== tundra ==
==> flow/design.v (excerpt) <==
module interpolation (
    input           clk,
    input           RST,
    input           START,
    input   [5:0]   H0,
    input   [5:0]   V0,
    input   [3:0]   SW,
    input   [3:0]   SH,
    output          REN,
    input   [7:0]   R_DATA,
    output  [11:0]  ADDR,
    output  [7:0]   O_DATA,
    output          O_VALID
);
reg [5:0] reg_H0, reg_H0_next;
reg [5:0] reg_V0, reg_V0_next;
reg [3:0] reg_SW, reg_SW_next;
reg [3:0] reg_SH, reg_SH_next;
reg [11:0] reg_ADDR, reg_ADDR_next;
reg        output_valid, output_valid_next;  
reg        done, done_next;  
assign ADDR = reg_ADDR;
assign REN = 1'b0;
assign O_VALID = output_valid;
reg [9:0] width_sum, width_sum_next;
reg [9:0] height_sum, height_sum_next;
wire [5:0] X_lower, X_upper, Y_lower, Y_upper;
reg [5:0] last_y_row, last_y_row_next;  
reg x_divide, y_divide, x_divide_next, y_divide_next;
assign X_lower = width_sum[9:4];
assign X_upper = x_divide_next ? width_sum[9:4] : width_sum[9:4] + 1;
assign Y_lower = height_sum[9:4];
assign Y_upper = y_divide_next ? height_sum[9:4] : height_sum[9:4] + 1;
wire [5:0] next_X_lower, next_X_upper, next_Y_lower, next_Y_upper;
assign next_X_lower = width_sum_next[9:4];
assign next_X_upper = (width_sum_next[3:0] == 0) ? width_sum_next[9:4] : width_sum_next[9:4] + 1;
assign next_Y_lower = height_sum_next[9:4];
assign next_Y_upper = (height_sum_next[3:0] == 0) ? height_sum_next[9:4] : height_sum_next[9:4] + 1;
reg [3:0] x_ratio, x_ratio_next;  
reg [3:0] y_ratio, y_ratio_next;  
wire [7:0] left_margin, right_margin;
reg [7:0] data_y_lower [0:1];
reg [7:0] data_y_lower_next [0:1];
reg [7:0] data_y_upper [0:1];
reg [7:0] data_y_upper_next [0:1];
reg [4:0] count_cycle, count_cycle_next;
reg [1:0] pre_pre_state, pre_state, state, state_next;
wire pre_pre_state_is_11, pre_pre_state_is_10, pre_pre_state_is_01, pre_pre_state_is_00;
assign pre_pre_state_is_11 = pre_pre_state[1] & pre_pre_state[1];
assign pre_pre_state_is_00 = ~pre_pre_state[1] & ~pre_pre_state[0];
wire [5:0] x_ADDR, y_ADDR;
assign x_ADDR = state[1] ? X_upper : X_lower;
  ...
Size: about 53 I/O pins, about 0.011 mm^2 of cells after synthesis.
clock: 20.0 ns
lec_check: 0
abc_area: 1
cap_margin: 5
core_margin: 2
core_utilization: 72
cts_cluster_diameter: 95
cts_cluster_size: 75
gpl_routability_driven: 0
place_density_lb_addon: 0.11
setup_slack_margin: -1.39
slew_margin: 20
run.sh (not shown) runs the stock make flow with config.mk's settings and CLKGATE_MAP_FILE=.
tundra ran in full, but the layout does not pass; the checks complain about setup timing.
[inputs] willow vs tundra
==> flow/config.mk <==
export PLATFORM = sky130hd
export DESIGN_NAME = interpolation
export DESIGN_NICKNAME = interpolation
export VERILOG_FILES = /design/flow/design.v
export SDC_FILE = /design/flow/constraint.sdc
export NUM_CORES = 4
export LEC_CHECK = 0
export ABC_AREA = 1
export CAP_MARGIN = 20
export CORE_MARGIN = 2
export CORE_UTILIZATION = 59
export PLACE_DENSITY_LB_ADDON = 0.06
export SLEW_MARGIN = 20
==> flow/constraint.sdc <==
create_clock -name core_clock -period 19.1 [get_ports {clk}]
set_input_delay 3.8200 -clock core_clock [delete_from_list [all_inputs] [get_ports {clk}]]
set_output_delay 3.8200 -clock core_clock [all_outputs]
set_load 0.01 [all_outputs]
## What came out
tundra finished all stages; however, its layout fails the closing checks, the failures being setup timing. Every stage of willow finished as expected; the final checks, on the other hand, flagged setup timing, which means the layout fails. The higher post-CTS setup repair buffer count of tundra and willow is in tundra. Height of the die (willow vs. tundra) increases by more than 10%. As far as count of flip-flops with a built-in enable after synthesis goes, willow and tundra are indistinguishable; the numbers are identical. Global-route total usage across every layer: willow vs tundra down 11 points. Looking at layout overhead on the synthesized area, willow sits 0.35 points higher than tundra does. Between willow and tundra, the sequential portion of the cell area does not differ in any meaningful way.


== exp/juniper ==
Starting RTL as in the previous note.
Settings: LEC_CHECK=0, ABC_AREA=1, CAP_MARGIN=30, CELL_PAD_IN_SITES_DETAIL_PLACEMENT=1, CELL_PAD_IN_SITES_GLOBAL_PLACEMENT=3, CORE_MARGIN=9, CORE_UTILIZATION=34, CTS_CLUSTER_DIAMETER=296, CTS_CLUSTER_SIZE=26, GPL_ROUTABILITY_DRIVEN=0, GPL_TIMING_DRIVEN=0, MAX_ROUTING_LAYER=met5, MIN_ROUTING_LAYER=met1, PLACE_DENSITY_LB_ADDON=0.09, SLEW_MARGIN=15, TNS_END_PERCENT=35; clock period 17.4 ns.
Nothing crashed in exp/juniper and all stages finished; the problem is that the final layout failed, the offending checks being setup timing.
What exp/xenon does differently from exp/juniper at the input level:
Settings: CELL_PAD_IN_SITES_GLOBAL_PLACEMENT: 3 -> unset; SLEW_MARGIN: 15 -> 20; CTS_CLUSTER_SIZE: 26 -> unset; CELL_PAD_IN_SITES_DETAIL_PLACEMENT: 1 -> unset; GPL_TIMING_DRIVEN: 0 -> unset; PLACE_DENSITY_LB_ADDON: 0.09 -> 0.24; CORE_UTILIZATION: 34 -> 72; CAP_MARGIN: 30 -> 20; MIN_ROUTING_LAYER: met1 -> unset; CTS_CLUSTER_DIAMETER: 296 -> unset; MAX_ROUTING_LAYER: met5 -> unset; CORE_MARGIN: 9 -> 2; GPL_ROUTABILITY_DRIVEN: 0 -> unset; the clock period (ns, I/O delays scaled along): 17.4 -> 15.2.
--- outcome ---
- Met3 global-route usage (lower): exp/juniper
- Complete run, failing final checks: exp/xenon, reason setup timing.
- Critical path data arrival time for exp/xenon is lower than for exp/juniper.
- The relative area change from synthesis to final layout of exp/xenon is lower than that of exp/juniper.
- Measured against exp/juniper, the final cell count without fillers of exp/xenon comes out at 0.895 times the reference value.
[inputs] exp/sierra vs exp/xenon
Settings: PLACE_DENSITY_LB_ADDON: 0.24 -> unset; ABC_AREA: 1 -> unset; CORE_UTILIZATION: 72 -> 40; TNS_END_PERCENT: 35 -> unset; the clock period (ns, I/O delays scaled along): 15.2 -> 31.5.
- Having completed the whole flow, exp/sierra delivered a layout that passed the timing, DRC and antenna checks.
- exp/sierra against exp/xenon: flip-flop count barely changed, final-layout clock buffer total dropped 1, power dropped 0.00044 W.
- Taking exp/xenon as the reference, in exp/sierra combinational share of cell area saw an increase, worst setup slack increased by 5050 ps relative to the old numbers.
## Diff of input files: exp/lagoon against exp/sierra
Settings: ABC_AREA now 1, previously not set; MAX_ROUTING_LAYER now met4, previously not set; CTS_CLUSTER_SIZE now 85, previously not set; SLEW_MARGIN now 40, was 20; CTS_CLUSTER_DIAMETER now 127, previously not set; the clock period (ns, I/O delays scaled along) now 32.0, was 31.5.
--- outcome ---
The fraction of area in multi-input gates of exp/lagoon is lower than that of exp/sierra. Sort exp/lagoon and exp/sierra by required time of the critical path, descending, and exp/lagoon comes first. Looking at overall power after layout across both flows, exp/lagoon is the weaker of the two, with exp/sierra ahead. Summary of exp/lagoon over exp/sierra: clock skew dropped 8.2 ps; worst setup slack now sits higher; met2 wire length shows an increase of 9.4%.
Here is what was changed in the inputs of exp/raven compared with exp/lagoon.
Settings: MAX_ROUTING_LAYER removed (was met4); SLEW_MARGIN changed from 40 to 20; CTS_CLUSTER_SIZE changed from 85 to 99; CORE_UTILIZATION changed from 40 to 45; ABC_AREA changed from 1 to 0; TNS_END_PERCENT newly set to 5; CTS_CLUSTER_DIAMETER changed from 127 to 376; SETUP_SLACK_MARGIN newly set to 2.88; CORE_ASPECT_RATIO newly set to 0.5.
## What came out
First-iteration DRC count was higher in exp/lagoon than in exp/raven. Run comparison: exp/lagoon cell with the biggest individual delay on the critical path sky130_fd_sc_hd__clkdlybuf4s50_1; exp/raven cell with the biggest individual delay on the critical path sky130_fd_sc_hd__fa_1. | fraction of the mapped netlist area in adder cells | higher: exp/raven |. Taking exp/lagoon as the reference, in exp/raven layout-stage area growth over the synthesis result went up 3.5 points, power went down, total length of routed met3 wires shrank by 3.5%, tally of unique sky130hd cells used after synthesis now sits higher, design area grew by 0.66%. Taking exp/lagoon as the reference point, the via count of exp/raven falls by 573. Global-route wire length before repair: exp/raven better than exp/lagoon. Worst hold-check slack | exp/raven above exp/lagoon.
#### Input delta (exp/garnet over exp/raven)
Settings: a deleted CORE_ASPECT_RATIO that had been 0.5; a change of CTS_CLUSTER_DIAMETER from 376 to 127; a change of SLEW_MARGIN from 20 to 0; a change of ABC_AREA from 0 to 1; a change of CORE_UTILIZATION from 45 to 40; a deleted TNS_END_PERCENT that had been 5; an added MAX_ROUTING_LAYER of met4; a deleted SETUP_SLACK_MARGIN that had been 2.88; an added HOLD_SLACK_MARGIN of 0.12; a change of CTS_CLUSTER_SIZE from 99 to 85.
- Per the final summary, exp/garnet finished and its layout is clean on timing, DRC and antenna.
- The slowest cell on the critical path comes out sky130_fd_sc_hd__clkdlybuf4s50_1 in one run and sky130_fd_sc_hd__fa_1 in the other, namely in exp/garnet and exp/raven respectively.
- Detailed route, exp/garnet vs exp/raven: via total higher for exp/garnet
- exp/garnet has count of clock-buffer cells in the layout above what exp/raven had.
- exp/raven has higher xor and xnor area share after synthesis than exp/garnet.
- exp/garnet vs. exp/raven: clock power share went up by 0.8 points.


Setup of job 101:
interpolation again, from the RTL that the note above started with.
Settings: LEC_CHECK=0, ABC_AREA=1, CAP_MARGIN=40, CORE_ASPECT_RATIO=0.72, CORE_MARGIN=2, CORE_UTILIZATION=72, CTS_CLUSTER_DIAMETER=385, CTS_CLUSTER_SIZE=46, HOLD_SLACK_MARGIN=0.3, MAX_ROUTING_LAYER=met4, PLACE_DENSITY_LB_ADDON=0.05, SETUP_SLACK_MARGIN=1.59, SLEW_MARGIN=15; clock period 5.37 ns.
Job 101 got as far as global routing, where a tool error ended the run.
Relative to job 101, the following input files were edited for job 102:
- changing CTS_CLUSTER_SIZE from 46 to 60
- removing PLACE_DENSITY_LB_ADDON (formerly 0.05)
- removing HOLD_SLACK_MARGIN (formerly 0.3)
- changing CTS_CLUSTER_DIAMETER from 385 to 24
- changing SETUP_SLACK_MARGIN from 1.59 to -0.32
- changing CAP_MARGIN from 40 to 20
- changing CORE_UTILIZATION from 72 to 67
- removing CORE_ASPECT_RATIO (formerly 0.72)
- changing the clock period (ns, I/O delays scaled along) from 5.37 to 20.5
Notes after the runs:
Job 102 completed end to end; final checks failed (setup timing).
The number of buffers inserted to repair setup after CTS in job 102 was lower than what job 101 gave.
Between job 101 and job 102, the area figure in the yosys stat output figures differ only marginally.
Looking at pre-CTS setup slack across job 102 and job 101, the one that comes out higher is job 102.
Across both runs, number of gates resized after cts was lower for job 102 than for job 101.
The die width number comes out lower for job 102 vs job 101.
Placed standard-cell area for job 102: 4.6% down relative to job 101
Job 102 against job 101: part of the Yosys area used for sequential elements ~0 delta; instance count after placement with tap cells included -about 2%.
Relative to job 101, the floorplan die height measured on job 102 has increased by more than 10%.
Note that the full die area recorded for job 101 amounts to 0.933 times the value seen in job 102.
--- input diff job 102..job 103 ---
- clearing SETUP_SLACK_MARGIN, which used to be -0.32
- clearing CTS_CLUSTER_SIZE, which used to be 60
- clearing ABC_AREA, which used to be 1
- clearing MAX_ROUTING_LAYER, which used to be met4
- swapping 15 for 20 in SLEW_MARGIN
- swapping 67 for 40 in CORE_UTILIZATION
- clearing CTS_CLUSTER_DIAMETER, which used to be 24
- swapping 20.5 for 42.4 in the clock period (ns, I/O delays scaled along)
Findings:
Status for job 103 and job 102: clean finish in job 103 only
Diff job 102 -> job 103 | sequential share of layout area | increase of 1.9 points
Required time of the critical path (higher): job 103
Relative to job 102, critical path buffer and inverter count has decreased by 2 in job 103.
Delta (job 103 minus job 102): share of the synthesized netlist area taken by xor and xnor gates picked up an extra 2.2 points; path depth of the worst reg2reg path lost 4.
> inputs changed (job 103 -> job 104)
- SETUP_SLACK_MARGIN newly set to -0.49
- CORE_UTILIZATION changed from 40 to 70
- ABC_AREA newly set to 1
- the clock period (ns, I/O delays scaled along) changed from 42.4 to 21.1
--- outcome ---
To summarise job 104: no stage aborted, but the layout did not pass its checks, failing on setup timing.
From job 103 to job 104 the numbers moved as follows: cell area after placement picked up an extra 6.6%; chip height fell by about 23%.
Taking job 103 as the reference, in job 104 sequential share of cell area went down by 1.9 points, cell-internal power went up by 190 uW.
Job 103 -> job 104: total wire length increased by more than 10%
Sort job 104 and job 103 by total power asc -> top: job 103
Looking at global-route usage, job 104 sits 16 points above job 103.
There was hardly any difference in total area of multi-input combinational cells between job 103 and job 104.
Input-level comparison between job 105 and job 104:
- a change of CORE_UTILIZATION from 70 to 60
- a deleted ABC_AREA that had been 1
- an added CTS_CLUSTER_DIAMETER of 306
- a deleted SETUP_SLACK_MARGIN that had been -0.49
- an added CTS_CLUSTER_SIZE of 97
- a change of the clock period (ns, I/O delays scaled along) from 21.1 to 25.0
### Flow results
Non-clock buffer count of job 105 falls short of that of job 104 by more than 10%. Job 105 gives less area growth from synthesis to layout than job 104 did. Job 105 finished all stages; layout check result: FAIL, due to setup timing. In the reports for job 104 and job 105, the larger routed length on met3 belongs to job 104.
Power and IR drop assume default switching activity.
